## AHBPERIPH
module AHBPERIPH(
  input  wire        HCLK,
  input  wire        HRESETn,
  input  wire [31:0] HADDR,
  input  wire [1:0]  HTRANS,
  input  wire        HWRITE,
  input  wire [31:0] HWDATA,
  output wire [31:0] HRDATA,
  output wire        HREADY,
  input  wire        RsRx,
  output wire        RsTx,
  input  wire        capture_event,
  output wire        PWM_OUT,
  input  wire [15:0] GPIOIN,
  output wire [15:0] GPIOOUT,
  output wire [6:0]  seg,
  output wire        dp,
  output wire [3:0]  an,
  output wire        uart_irq,
  output wire        timer_irq,
  output wire        gpio_irq
);
export LEC_CHECK = 0
export CAP_MARGIN = 20
export CORE_MARGIN = 4
export CORE_UTILIZATION = 33
export GPL_ROUTABILITY_DRIVEN = 0
export HOLD_SLACK_MARGIN = 0.07
export PLACE_DENSITY_LB_ADDON = 0.01
export SLEW_MARGIN = 20
export TNS_END_PERCENT = 25
create_clock -name core_clock -period 10.0 [get_ports {HCLK}]
run.sh (not shown) runs the stock make flow with config.mk's settings and CLKGATE_MAP_FILE=.
The baseline ran to the end with no violations.
Then changed:
- ABC_AREA: not set -> 1
- CELL_PAD_IN_SITES_DETAIL_PLACEMENT: not set -> 1
- CORE_MARGIN: 4 -> 2
- CORE_UTILIZATION: 33 -> 27
- GPL_ROUTABILITY_DRIVEN: 0 -> not set
- HOLD_SLACK_MARGIN: 0.07 -> 0.26
- MIN_ROUTING_LAYER: not set -> met2
- PLACE_DENSITY_LB_ADDON: 0.01 -> 0.0
- SETUP_SLACK_MARGIN: not set -> 0.19
- SLEW_MARGIN: 20 -> 0
- TNS_END_PERCENT: 25 -> 30
What happened: Core utilization goes down by 7.0 points; maximum frequency shrinks by about 7%; total power drops by 0.95%; setup slack degrades by 490 ps; register-to-register slack gets worse by 430 ps; die size came out higher by about 33%; first-iteration DRC count grows to 3.1 times its value; area after synthesis climbs by 12%; critical path depth drops by 3; design area went up by about 12%.

---

AHBPERIPH again, from the RTL that the note above started with.
clock: 10.0 ns
lec_check: 0
abc_area: 1
cap_margin: 20
cell_pad_in_sites_detail_placement: 1
core_margin: 9
core_utilization: 27
cts_cluster_diameter: 382
gpl_timing_driven: 0
min_routing_layer: met1
place_density_lb_addon: 0.18
setup_slack_margin: 0.19
slew_margin: 0
tns_end_percent: 30
The first run produced a clean layout.
Edit:
==> flow/config.mk (replaced) <==
export PLATFORM = sky130hd
export DESIGN_NAME = AHBPERIPH
export DESIGN_NICKNAME = AHBPERIPH
export VERILOG_FILES = /design/flow/design.v
export SDC_FILE = /design/flow/constraint.sdc
export NUM_CORES = 4
export LEC_CHECK = 0
export CAP_MARGIN = 20
export CORE_MARGIN = 2
export CORE_UTILIZATION = 40
export HOLD_SLACK_MARGIN = 0.26
export MIN_ROUTING_LAYER = met2
export SLEW_MARGIN = 20
The new run completed with no timing, DRC or antenna violations.
Core utilization came out higher by 14 points.
Non-clock buffer count falls by 139.
Routed wire length shrinks by 39%.
Total power went up by 2.8%.
Die size goes down by 44%.
Setup slack degrades by 830 ps.
Via count shrinks by 11%.
Clock power went down by 6.7%.
Edit:
--- a/flow/config.mk
+++ b/flow/config.mk
@@ -7,0 +8 @@
+export ABC_AREA = 1
@@ -9,5 +10,11 @@
-export CORE_MARGIN = 2
-export CORE_UTILIZATION = 40
-export HOLD_SLACK_MARGIN = 0.26
-export MIN_ROUTING_LAYER = met2
-export SLEW_MARGIN = 20
+export CELL_PAD_IN_SITES_DETAIL_PLACEMENT = 1
+export CORE_MARGIN = 9
+export CORE_UTILIZATION = 27
+export CTS_CLUSTER_DIAMETER = 382
+export CTS_CLUSTER_SIZE = 22
+export GPL_TIMING_DRIVEN = 1
+export MIN_ROUTING_LAYER = met1
+export PLACE_DENSITY_LB_ADDON = 0.18
+export SETUP_SLACK_MARGIN = 0.19
+export SLEW_MARGIN = 0
+export TNS_END_PERCENT = 30
=> Final cell count went up by 66%; combinational power falls by 47%; synthesized area rises by 12%; sequential share of layout area shrinks by 4.0 points; global-route usage went down by 14 points; clock power goes down by 39%; sequential power is lower by about 6%; routed wire length increases by 45%; total power decreases by 23%; non-clock buffer count went up by 3; first-iteration DRC count went down by 64%.

---

Starting RTL as in the previous note.
export LEC_CHECK = 0
export ABC_AREA = 1
export CAP_MARGIN = 20
export CORE_MARGIN = 2
export CORE_UTILIZATION = 65
export CTS_CLUSTER_SIZE = 93
export PLACE_DENSITY = 0.36
export SETUP_SLACK_MARGIN = -0.46
export SLEW_MARGIN = 20
export TNS_END_PERCENT = 15
create_clock -name core_clock -period 5.81 [get_ports {HCLK}]
Rerun with:
ABC_AREA = not set   (was 1)
CORE_UTILIZATION = 52   (was 65)
CTS_CLUSTER_SIZE = not set   (was 93)
PLACE_DENSITY = 0.6   (was 0.36)
SETUP_SLACK_MARGIN = not set   (was -0.46)
TNS_END_PERCENT = not set   (was 15)
clock period = 9.41 ns   (was 5.81 ns; I/O delays follow)
Die size came out higher by roughly a tenth.
Synthesized cell count came out lower by well over a third.
Clock skew rose by 0.0089 ns.
Power is lower by a quarter to a third.
Cell count decreases by a quarter to a third.
Hold slack improves by 0.0036 ns.
Final area fell by a little under a tenth.
Utilization decreases by 14 points.
Rerun with:
CAP_MARGIN = 15   (was 20)
CORE_UTILIZATION = 72   (was 52)
MAX_ROUTING_LAYER = met4   (was not set)
clock period = 4.14 ns   (was 9.41 ns; I/O delays follow)
The new run produced a layout that fails on setup timing.
Sequential power went up by well over a third.
Clock skew barely changes.
Final area grows slightly.
Register-to-register slack is worse by 4.7 ns.
Sequential share of layout area falls by 0.32 points.
Setup slack is worse by 3.1 ns.
Count of clock-buffer cells in the layout fell by 8.
Global-route usage rises by 13 points.
Total power went up by well over a third.
Die size decreases by a quarter to a third.
Rerun with:
CTS_CLUSTER_SIZE = 36   (was not set)
MAX_ROUTING_LAYER = not set   (was met4)
PLACE_DENSITY = not set   (was 0.6)
SETUP_SLACK_MARGIN = 1.21   (was not set)
clock period = 4.11 ns   (was 4.14 ns; I/O delays follow)
This time the run passed the timing, DRC and antenna checks.
Cell count came out higher by 3.6%.
Critical path depth came out higher by 3.
Synthesized cell count does not change.
Total power came out higher by 1.6%.
Clock-buffer cell count came out higher by 4.
Clock skew came out lower by 0.0060 ns.
Register-to-register slack gets better by 0.43 ns.
Non-clock buffer count came out higher by 112.
First-iteration DRC count came out higher by 17%.
Rerun with:
CTS_CLUSTER_DIAMETER = 28   (was not set)
MAX_ROUTING_LAYER = met4   (was not set)
PLACE_DENSITY = 0.6   (was not set)
SETUP_SLACK_MARGIN = 0.53   (was 1.21)
clock period = 4.14 ns   (was 4.11 ns; I/O delays follow)
This time the run produced a layout that fails on setup timing.
Final cell count goes up by a few percent.
Total power came out higher by well over a third.
Cell area is higher by a few percent.
Combinational power barely changes.
Synthesized cell count stays the same.
Register-to-register slack gets worse by 1.1 ns.
Die size stays the same.
Sequential power barely changes.
Flip-flop count does not change.
Clock skew went up by 0.020 ns.
Setup slack is worse by 0.86 ns.

---

## run A
AHBPERIPH again, from the RTL that the note above started with.
clock: 4.06 ns
lec_check: 0
cap_margin: 10
core_aspect_ratio: 1.03
core_margin: 2
core_utilization: 70
cts_cluster_diameter: 303
cts_cluster_size: 15
hold_slack_margin: 0.3
max_routing_layer: met4
setup_slack_margin: 1.02
slew_margin: 20
tns_end_percent: 5
No stage failed in run A, and the final checks on the layout all came back clean.
Inputs modified between run A and run B:
Settings: changing CORE_UTILIZATION from 70 to 40; removing CTS_CLUSTER_DIAMETER (formerly 303); changing CAP_MARGIN from 10 to 20; changing SETUP_SLACK_MARGIN from 1.02 to -0.05; removing CTS_CLUSTER_SIZE (formerly 15); removing CORE_ASPECT_RATIO (formerly 1.03); removing MAX_ROUTING_LAYER (formerly met4); setting PLACE_DENSITY to 0.6 for the first time; removing TNS_END_PERCENT (formerly 5); removing HOLD_SLACK_MARGIN (formerly 0.3); changing the clock period (ns, I/O delays scaled along) from 4.06 to 7.3.
--- outcome ---
- Run A vs run B, timing startpoint of the critical path: uAHBUART.uFIFO_RX.r_ptr_reg[0] vs uAHB7SEGDEC.last_HADDR[7]
- Looking at first-pass GRT wire length across both flows, run B is the weaker of the two, with run A ahead.
- Looking at core utilization of the finished layout, run B sits below run A.
- Against run A, run B comes in about 5% lower on via count.
- Taking run A as the reference, in run B final clock period utilization by the worst path went down, non-clock buffer count lower, global routing met1 resource utilization decreased by 21 points relative to the old numbers, clock-pin slew of the registers on the worst-case setup and hold paths held.
Inputs modified between run B and run C:
Settings: ABC_AREA newly set to 1; SETUP_SLACK_MARGIN changed from -0.05 to -0.46; CORE_UTILIZATION changed from 40 to 65; CTS_CLUSTER_SIZE newly set to 93; the clock period (ns, I/O delays scaled along) changed from 7.3 to 11.7.
Findings:
Run C: flow completed, timing, DRC and antenna clean. Compared with run B, run C shows count of non-CTS buffers in the layout lower by about 3%. The synthesized chip area reported by yosys in run B is 0.893 times that in run C. In the flow results for run B and run C, the global-route wire length before repair is larger on run C. From run B to run C the numbers moved as follows: first-iteration DRC count picked up an extra 2221, synthesized-area fraction occupied by and/or/nand/nor cells picked up an extra 13 points. According to the power report, total power for run C is lower than for run B. Die size down about 30% in run C wrt run B. Run C vs run B, number of search-and-repair iterations in the first detailed-routing pass went up by 1. Sort run B and run C by share of total power in the clock network desc -> top: run C. Changes observed in run C relative to run B: clock network area share went down 1.2 points, hold slack went down 0.0061 ns.
### run C -> run D
Settings: CORE_UTILIZATION now 70, was 65; CTS_CLUSTER_DIAMETER now 359, previously not set; CTS_CLUSTER_SIZE now 13, was 93; SETUP_SLACK_MARGIN now 0.4, was -0.46; ABC_AREA no longer set, was 1; the clock period (ns, I/O delays scaled along) now 4.2, was 11.7.
==> results <==
- Run C -> run D: first-pass GRT wire length decreased by more than 10%
- [run D vs run C] delay of the slowest cell on the worst path: lower in run D
- The buffer depth of the longest clock path was comparable across run D and run C.
- Between run D and run C, it is run D whose area growth from synthesis to layout is higher, by 2.6 points.
- Run D ends up with a proportion of synthesized area in mux cells that is 15 points higher than in run C.
- Total power on run D is up relative to run C.
Inputs modified between run D and run E:
Settings: CORE_UTILIZATION changed from 70 to 40; CTS_CLUSTER_DIAMETER removed (was 359); SETUP_SLACK_MARGIN removed (was 0.4); CTS_CLUSTER_SIZE removed (was 13); the clock period (ns, I/O delays scaled along) changed from 4.2 to 14.7.
### Flow results
Run E reached the final stage; the timing, DRC and antenna checks on its layout passed. Compared to run D, run E has worst slew slack as a fraction of its limit 0.93 points lower. Cell area reported after detailed placement, run E vs run D: up slightly. Run E vs run D: number of fill cells in the layout up. Looking at wire length after detailed routing, run E sits above run D. Run D → run E: area added between synthesis and finish increased by 0.72 points relative to the old numbers, longest individual stage delay on the worst path increased by 0.27 ns relative to the old numbers. Of run D and run E, the higher cell count belongs to run E. Per the comparison of run E with run D, power dropped about 70%; non-clock buffer count dropped 55; area occupied by registers barely changed; number of top-level pins barely changed.

---

== build 23 ==
Starting RTL as in the previous note.
// AHBPERIPH
module AHBPERIPH(
  input  wire        HCLK,
  input  wire        HRESETn,
  input  wire [31:0] HADDR,
  input  wire [1:0]  HTRANS,
  input  wire        HWRITE,
  input  wire [31:0] HWDATA,
  output wire [31:0] HRDATA,
  output wire        HREADY,
  input  wire        RsRx,
  output wire        RsTx,
  input  wire        capture_event,
  output wire        PWM_OUT,
  input  wire [15:0] GPIOIN,
  output wire [15:0] GPIOOUT,
  output wire [6:0]  seg,
  output wire        dp,
  output wire [3:0]  an,
  output wire        uart_irq,
  output wire        timer_irq,
  output wire        gpio_irq
);
  wire [3:0]  mux_sel;
  wire        hsel_uart, hsel_timer, hsel_gpio, hsel_7seg;
  wire [31:0] hrdata_uart, hrdata_timer, hrdata_gpio, hrdata_7seg;
  wire        hready_uart, hready_timer, hready_gpio, hready_7seg;
  AHBDCD uAHBDCD (
    .HADDR(HADDR),
    .HSEL_S0(),
    .HSEL_S1(),
    .HSEL_S2(hsel_uart),
    .HSEL_S3(hsel_timer),
    .HSEL_S4(hsel_gpio),
    .HSEL_S5(hsel_7seg),
    .HSEL_S6(),
    .HSEL_S7(),
    .HSEL_S8(),
    .HSEL_S9(),
    .HSEL_NOMAP(),
    .MUX_SEL(mux_sel)
  );
  AHBMUX uAHBMUX (
    .HCLK(HCLK),
    .HRESETn(HRESETn),
    .MUX_SEL(mux_sel),
    .HRDATA_S0(32'h0000_0000),
    .HRDATA_S1(32'h0000_0000),
    .HRDATA_S2(hrdata_uart),
    .HRDATA_S3(hrdata_timer),
    .HRDATA_S4(hrdata_gpio),
    .HRDATA_S5(hrdata_7seg),
    .HRDATA_S6(32'h0000_0000),
    .HRDATA_S7(32'h0000_0000),
    .HRDATA_S8(32'h0000_0000),
    .HRDATA_S9(32'h0000_0000),
  ...
clock: 5.67 ns
lec_check: 0
abc_area: 0
cap_margin: 15
core_margin: 7
core_utilization: 55
max_routing_layer: met5
min_routing_layer: met2
place_density_lb_addon: 0.29
setup_slack_margin: -0.43
slew_margin: 20
[flow] build 23 | stages: complete | final checks: fail | reason: negative setup slack
Input-level comparison between build 89 and build 23:
# build 23
export LEC_CHECK = 0
export ABC_AREA = 0
export CAP_MARGIN = 15
export CORE_MARGIN = 7
export CORE_UTILIZATION = 55
export MAX_ROUTING_LAYER = met5
export MIN_ROUTING_LAYER = met2
export PLACE_DENSITY_LB_ADDON = 0.29
export SETUP_SLACK_MARGIN = -0.43
export SLEW_MARGIN = 20
create_clock -name core_clock -period 5.67 [get_ports {HCLK}]
# build 89
export LEC_CHECK = 0
export CAP_MARGIN = 20
export CORE_MARGIN = 2
export CORE_UTILIZATION = 40
export PLACE_DENSITY = 0.6
export SLEW_MARGIN = 20
create_clock -name core_clock -period 10.0 [get_ports {HCLK}]
--- outcome ---
Build 89: no failed stages, no open violations at the end. Build 89 ends up with a non-clock buffer count that is 2 higher than in build 23. Against build 23, build 89 comes in 1.0% higher on placement-stage cell area. Summary of build 89 over build 23: via count went down 7,313; clock power fell by 43%; global routing usage on met1 +28 points.
--- input diff build 89..build 86 ---
# build 89
export LEC_CHECK = 0
export CAP_MARGIN = 20
export CORE_MARGIN = 2
export CORE_UTILIZATION = 40
export PLACE_DENSITY = 0.6
export SLEW_MARGIN = 20
create_clock -name core_clock -period 10.0 [get_ports {HCLK}]
# build 86
export LEC_CHECK = 0
export CAP_MARGIN = 20
export CELL_PAD_IN_SITES_DETAIL_PLACEMENT = 1
export CORE_MARGIN = 2
export CORE_UTILIZATION = 40
export HOLD_SLACK_MARGIN = 0.26
export MIN_ROUTING_LAYER = met2
export PLACE_DENSITY_LB_ADDON = 0.0
export SETUP_SLACK_MARGIN = 1.38
export SLEW_MARGIN = 0
export TNS_END_PERCENT = 30
create_clock -name core_clock -period 10.0 [get_ports {HCLK}]
- Taking build 86 as 1.0, build 89 lands at 0.74 on detailed-route vias per instance.
- Count of TritonRoute iterations in the first routing pass was higher in the run labelled build 86.
- In terms of clock skew, build 89 and build 86 differ only marginally.
- For the upper clock frequency limit, build 86 came in about 4% higher than build 89 did.
- The run showing the smaller global-route usage is build 89.
For build 67, these inputs were changed with respect to build 86:
# build 86
export LEC_CHECK = 0
export CAP_MARGIN = 20
export CELL_PAD_IN_SITES_DETAIL_PLACEMENT = 1
export CORE_MARGIN = 2
export CORE_UTILIZATION = 40
export HOLD_SLACK_MARGIN = 0.26
export MIN_ROUTING_LAYER = met2
export PLACE_DENSITY_LB_ADDON = 0.0
export SETUP_SLACK_MARGIN = 1.38
export SLEW_MARGIN = 0
export TNS_END_PERCENT = 30
create_clock -name core_clock -period 10.0 [get_ports {HCLK}]
# build 67
export LEC_CHECK = 0
export ABC_AREA = 1
export CAP_MARGIN = 20
export CELL_PAD_IN_SITES_DETAIL_PLACEMENT = 1
export CORE_MARGIN = 2
export CORE_UTILIZATION = 27
export MIN_ROUTING_LAYER = met1
export PLACE_DENSITY_LB_ADDON = 0.18
export SETUP_SLACK_MARGIN = 0.19
export SLEW_MARGIN = 0
export TNS_END_PERCENT = 30
create_clock -name core_clock -period 10.0 [get_ports {HCLK}]
==> comparison <==
- The cell count of build 67 exceeds that of build 86 by about 70%.
- The final reports for build 67 and build 86 show total power consumption of the routed design lower in the former.
- Per the comparison of build 67 with build 86, clock buffer count in the final layout now sits higher; design area now sits higher; clock network power share now sits higher.
- When build 67 is measured against build 86, its sequential share of the synthesized area turns out 6.4 points lower.
- A dominant non-sequential cell family after synthesis of simple AND/OR/NAND/NOR gates is what build 67 shows, while multiplexers belongs to build 86.
Power figures rest on the tool's default switching activity, not on a simulated workload.
